==> try-yarrow <==
Design top, start of the top module:
module top #(
    parameter D_WIDTH = 16,
    parameter Q_BITS  = 13
)(
  input logic [D_WIDTH - 1 : 0] angle_in,
  input logic signed [D_WIDTH - 1 : 0] currA_in,
  input logic signed [D_WIDTH - 1 : 0] currB_in,
  input logic signed [D_WIDTH - 1 : 0] currC_in,
  input logic signed [D_WIDTH - 1 : 0] currT_in,
  input logic        [D_WIDTH - 1 : 0] periodTop,
  output logic pwmA_out,
  output logic pwmB_out,
  output logic pwmC_out,
  input logic signed [D_WIDTH - 1 : 0]  kpd, kpq,
  input logic signed [D_WIDTH - 1 : 0]  kid, kiq,
  input logic clear_pid,
  input  logic clk,
  input  logic rstb,
  input  logic valid,
  output logic ready
);
==> flow/config.mk <==
export PLATFORM = sky130hd
export DESIGN_NAME = top
export DESIGN_NICKNAME = top
export VERILOG_FILES = /design/flow/design.v
export SDC_FILE = /design/flow/constraint.sdc
export NUM_CORES = 4
export LEC_CHECK = 0
export ABC_AREA = 1
export CAP_MARGIN = 20
export CORE_MARGIN = 2
export CORE_UTILIZATION = 72
export CTS_CLUSTER_DIAMETER = 373
export CTS_CLUSTER_SIZE = 10
export PLACE_DENSITY = 0.6
export SETUP_SLACK_MARGIN = 0.37
export SLEW_MARGIN = 20
==> flow/constraint.sdc <==
create_clock -name core_clock -period 3.58 [get_ports {clk}]
set_input_delay 0.7160 -clock core_clock [delete_from_list [all_inputs] [get_ports {clk}]]
set_output_delay 0.7160 -clock core_clock [all_outputs]
set_load 0.01 [all_outputs]
run.sh (not shown) runs the stock make flow with config.mk's settings and CLKGATE_MAP_FILE=.
==> inputs of try-garnet, as changes to try-yarrow <==
Settings changed: ABC_AREA 1 to default, CTS_CLUSTER_DIAMETER 373 to default, CTS_CLUSTER_SIZE 10 to default, PLACE_DENSITY 0.6 to 0.64, SETUP_SLACK_MARGIN 0.37 to 0.59.
==> flow/constraint.sdc (replaced) <==
create_clock -name core_clock -period 6.54 [get_ports {clk}]
set_input_delay 1.3080 -clock core_clock [delete_from_list [all_inputs] [get_ports {clk}]]
set_output_delay 1.3080 -clock core_clock [all_outputs]
set_load 0.01 [all_outputs]
==> summary of the runs <==
try-yarrow ended with an error in global routing with GRT-0116. try-garnet finished but failed the layout checks on setup timing. Between try-yarrow and try-garnet, the lower die size is in try-garnet (gap 6.7%, measured against try-garnet). Area after synthesis: try-yarrow is higher than try-garnet (about 7%). In try-garnet the synthesized cell count is lower than in try-yarrow, by 22%.

==> inputs of branch amber <==
top again, from the RTL that the note above started with.
Settings: LEC_CHECK=0, ABC_AREA=1, CAP_MARGIN=20, CORE_MARGIN=2, CORE_UTILIZATION=72, CTS_CLUSTER_DIAMETER=373, CTS_CLUSTER_SIZE=97, PLACE_DENSITY=0.6, SETUP_SLACK_MARGIN=0.37, SLEW_MARGIN=20; clock period 3.58 ns.
==> branch sierra: changes against branch amber <==
ABC_AREA = default   (was 1)
CORE_UTILIZATION = 40   (was 72)
CTS_CLUSTER_DIAMETER = default   (was 373)
CTS_CLUSTER_SIZE = default   (was 97)
GPL_ROUTABILITY_DRIVEN = 0   (was default)
HOLD_SLACK_MARGIN = 0.04   (was default)
PLACE_DENSITY = default   (was 0.6)
SETUP_SLACK_MARGIN = default   (was 0.37)
==> flow/constraint.sdc (replaced) <==
create_clock -name core_clock -period 10.0 [get_ports {clk}]
set_input_delay 2.0000 -clock core_clock [delete_from_list [all_inputs] [get_ports {clk}]]
set_output_delay 2.0000 -clock core_clock [all_outputs]
set_load 0.01 [all_outputs]
==> branch willow: changes against branch amber <==
ABC_AREA = default   (was 1)
CTS_CLUSTER_DIAMETER = 339   (was 373)
CTS_CLUSTER_SIZE = 10   (was 97)
HOLD_SLACK_MARGIN = 0.27   (was default)
PLACE_DENSITY = 0.37   (was 0.6)
SETUP_SLACK_MARGIN = 1.19   (was 0.37)
==> flow/constraint.sdc (replaced) <==
create_clock -name core_clock -period 5.37 [get_ports {clk}]
set_input_delay 1.0740 -clock core_clock [delete_from_list [all_inputs] [get_ports {clk}]]
set_output_delay 1.0740 -clock core_clock [all_outputs]
set_load 0.01 [all_outputs]
==> reports/results.txt <==
Mux cell area share: 0.01115%
Mapped Avg Cell Area: 7.692 um^2
Synth Cell Area: 0.1010 mm^2
number of gates resized after CTS: 539
GRT Residual Overflow: 1250
Stop stage: 5_1_grt
die area: 0.1433 mm^2
Setup WS pre-CTS: -2.619 ns
Post-CTS Hold Fix Bufs: 1
placed cell area: 0.1181 mm^2
DP Wirelength: 276600 um
simple share: 19.78%
First Error: [ERROR GRT-0232] Routing congestion too high. Check the congestion heatmap in the GUI.
status: aborted with a tool error
Cell variety after synth: 77
Yosys top cell by instances: nand2_1
Source of the figures above: branch amber

==> reports/results.txt <==
status: complete, no violations
Mapped Avg Cell Area: 9.192 um^2
post-layout util: 43.72%
nets@finish: 12450
P_clk: 3.92 mW
die area: 0.2404 mm^2
largest net degree at the start of global routing: 150
Cell variety after synth: 90
number of gates resized after CTS: 0
Mux cell area share: 2.744%
GRT Residual Overflow: 0
placed cell area: 0.09928 mm^2
Setup WS pre-CTS: 1.412 ns
Source of the figures above: branch sierra

==> reports/results.txt <==
status: complete, but fails checks
SO Faults: negative setup slack
Post-CTS Hold Fix Bufs: 1
Setup violations, final: 180
Mux cell area share: 2.744%
Setup WS post-layout: -1.972 ns
die area: 0.1343 mm^2
GRT Residual Overflow: 0
Source of the figures above: branch willow


==> inputs of job 4069 <==
top again, from the RTL that the note above started with.
// top
module top #(
    parameter D_WIDTH = 16,
    parameter Q_BITS  = 13
)(
  input logic [D_WIDTH - 1 : 0] angle_in,
  input logic signed [D_WIDTH - 1 : 0] currA_in,
  input logic signed [D_WIDTH - 1 : 0] currB_in,
  input logic signed [D_WIDTH - 1 : 0] currC_in,
  input logic signed [D_WIDTH - 1 : 0] currT_in,
  input logic        [D_WIDTH - 1 : 0] periodTop,
  output logic pwmA_out,
  output logic pwmB_out,
  output logic pwmC_out,
  input logic signed [D_WIDTH - 1 : 0]  kpd, kpq,
  input logic signed [D_WIDTH - 1 : 0]  kid, kiq,
  input logic clear_pid,
  input  logic clk,
  input  logic rstb,
  input  logic valid,
  output logic ready
);
Settings: LEC_CHECK=0, CAP_MARGIN=20, CELL_PAD_IN_SITES_DETAIL_PLACEMENT=1, CORE_ASPECT_RATIO=1.83, CORE_MARGIN=2, CORE_UTILIZATION=40, CTS_CLUSTER_DIAMETER=315, GPL_ROUTABILITY_DRIVEN=1, GPL_TIMING_DRIVEN=0, MAX_ROUTING_LAYER=met4, PLACE_DENSITY=0.6, SLEW_MARGIN=0, TNS_END_PERCENT=85; clock period 10.4 ns.
==> inputs of job 6195, as changes to job 4069 <==
Settings changed: ABC_AREA set to 1, CELL_PAD_IN_SITES_DETAIL_PLACEMENT 1 to unset, CORE_ASPECT_RATIO 1.83 to unset, CORE_UTILIZATION 40 to 72, CTS_CLUSTER_DIAMETER 315 to 373, CTS_CLUSTER_SIZE set to 97, GPL_ROUTABILITY_DRIVEN 1 to unset, GPL_TIMING_DRIVEN 0 to unset, MAX_ROUTING_LAYER met4 to unset, SLEW_MARGIN 0 to 20, TNS_END_PERCENT 85 to unset.
==> flow/constraint.sdc (replaced) <==
create_clock -name core_clock -period 3.58 [get_ports {clk}]
set_input_delay 0.7160 -clock core_clock [delete_from_list [all_inputs] [get_ports {clk}]]
set_output_delay 0.7160 -clock core_clock [all_outputs]
set_load 0.01 [all_outputs]
==> qor summary <==
| item | job 4069 | job 6195 |
|---|---|---|
| Die extent in x | 363 microns | 379 microns |
| Hold-fix buffers, CTS | 0 | 1 |
| Netlist Area Pre-Place | 94,600 sq um | 101,000 sq um |
| Post-DP HPWL | 282,000 microns | 284,000 microns |
| Fa+ha+maj area frac | 37.0% | 34.6% |
| Seq share, synth | 22.4% | 21.0% |
| Yosys top cell area share | 25.1% | 23.5% |
| Chip Area | 241,000 sq um | 143,000 sq um |
| Core Area | 235,000 sq um | 139,000 sq um |
| Cell Type Count | 90 | 77 |
| Result of the run | no timing/DRC/antenna violations | aborted with a tool error |
| Last stage reached | - | 5_1_grt |
| Yosys cell count | 10,289 | 13,131 |
| Placed standard-cell area | 100,000 sq um | 118,000 sq um |
| Inserted Clock Buffers | 91 | 12 |
| Effective utilization at floorplan | 40.2% | 72.5% |
| Standard-cell rows | 241 | 137 |
| Post-synthesis share of cell area spent on and-or and or-and gates | 11.4% | 11.1% |
| Post-cts resize count | 0 | 593 |
| Placed Instances | 13,494 | 16,287 |
| Simple-gate area share of the yosys netlist | 13.9% | 19.8% |
| Post-CTS setup buffer count | 0 | 152 |
| DIE HEIGHT | 662 microns | 379 microns |
| Multiplexer share of the synthesized area | 2.74% | 0.0111% |
| GPL Wtd Cong | 1.00 | 1.10 |
| XORs/XNORs by Area | 3.98% | 1.66% |

==> delta: inputs <==
Starting RTL as in the previous note.
export LEC_CHECK = 0
export ABC_AREA = 1
export CAP_MARGIN = 0
export CELL_PAD_IN_SITES_DETAIL_PLACEMENT = 0
export CORE_ASPECT_RATIO = 1.04
export CORE_MARGIN = 2
export CORE_UTILIZATION = 64
export CTS_CLUSTER_SIZE = 37
export MAX_ROUTING_LAYER = met5
export MIN_ROUTING_LAYER = met1
export PLACE_DENSITY_LB_ADDON = 0.04
export SLEW_MARGIN = 20
create_clock -name core_clock -period 12.3 [get_ports {clk}]
==> indigo (differences from delta) <==
==> flow/config.mk (replaced) <==
export PLATFORM = sky130hd
export DESIGN_NAME = top
export DESIGN_NICKNAME = top
export VERILOG_FILES = /design/flow/design.v
export SDC_FILE = /design/flow/constraint.sdc
export NUM_CORES = 4
export LEC_CHECK = 0
export CAP_MARGIN = 0
export CORE_MARGIN = 7
export CORE_UTILIZATION = 54
export GPL_ROUTABILITY_DRIVEN = 0
export MAX_ROUTING_LAYER = met5
export SETUP_SLACK_MARGIN = 0.64
export SLEW_MARGIN = 20
export TNS_END_PERCENT = 80
==> flow/constraint.sdc (replaced) <==
create_clock -name core_clock -period 4.81 [get_ports {clk}]
set_input_delay 0.9620 -clock core_clock [delete_from_list [all_inputs] [get_ports {clk}]]
set_output_delay 0.9620 -clock core_clock [all_outputs]
set_load 0.01 [all_outputs]
==> zinc (differences from delta) <==
--- a/flow/config.mk
+++ b/flow/config.mk
@@ -8,3 +8,3 @@
 export ABC_AREA = 1
-export CAP_MARGIN = 0
+export CAP_MARGIN = 20
 export CELL_PAD_IN_SITES_DETAIL_PLACEMENT = 0
@@ -12,4 +12,4 @@
 export CORE_MARGIN = 2
-export CORE_UTILIZATION = 64
-export CTS_CLUSTER_SIZE = 37
+export CORE_UTILIZATION = 65
+export CTS_CLUSTER_DIAMETER = 123
 export MAX_ROUTING_LAYER = met5
@@ -17,2 +17,3 @@
 export PLACE_DENSITY_LB_ADDON = 0.04
+export SETUP_SLACK_MARGIN = -0.9
 export SLEW_MARGIN = 20
==> comparison table <==
                                                                                 indigo            zinc           delta
Portion of netlist area occupied by mux cells                                    2.744%        0.01115%        0.01115%
Tapcell count                                                                      2325            2011            2100
Outcome                                                      complete, but fails checks  finished clean  finished clean
Violated checks                                                    negative setup slack               -               -
Net Sw Power                                                                   4.159 mW        4.729 mW        4.657 mW
Flip-flop and latch share of the layout cell area                                18.26%          19.69%          19.70%
Worst reg2reg setup slack                                                      -2.23 ns         4.22 ns         4.05 ns
Antenna fix cells                                                                     4               0               3
Avg Inst Size Synth                                                           9.192 µm²       7.692 µm²       7.692 µm²
Chip area from the yosys synthesis statistics                                 94580 µm²      101000 µm²      101000 µm²
# Cells Yosys                                                                     10289           13131           13131
Die height                                                                     432.5 µm        406.0 µm        409.1 µm
Half-perimeter wire length of the detailed placement result                    228.8 mm        230.0 mm        237.2 mm
Total Routing Usage GR                                                           30.69%          37.64%          37.82%
Power figures rest on the tool's default switching activity, not on a simulated workload.
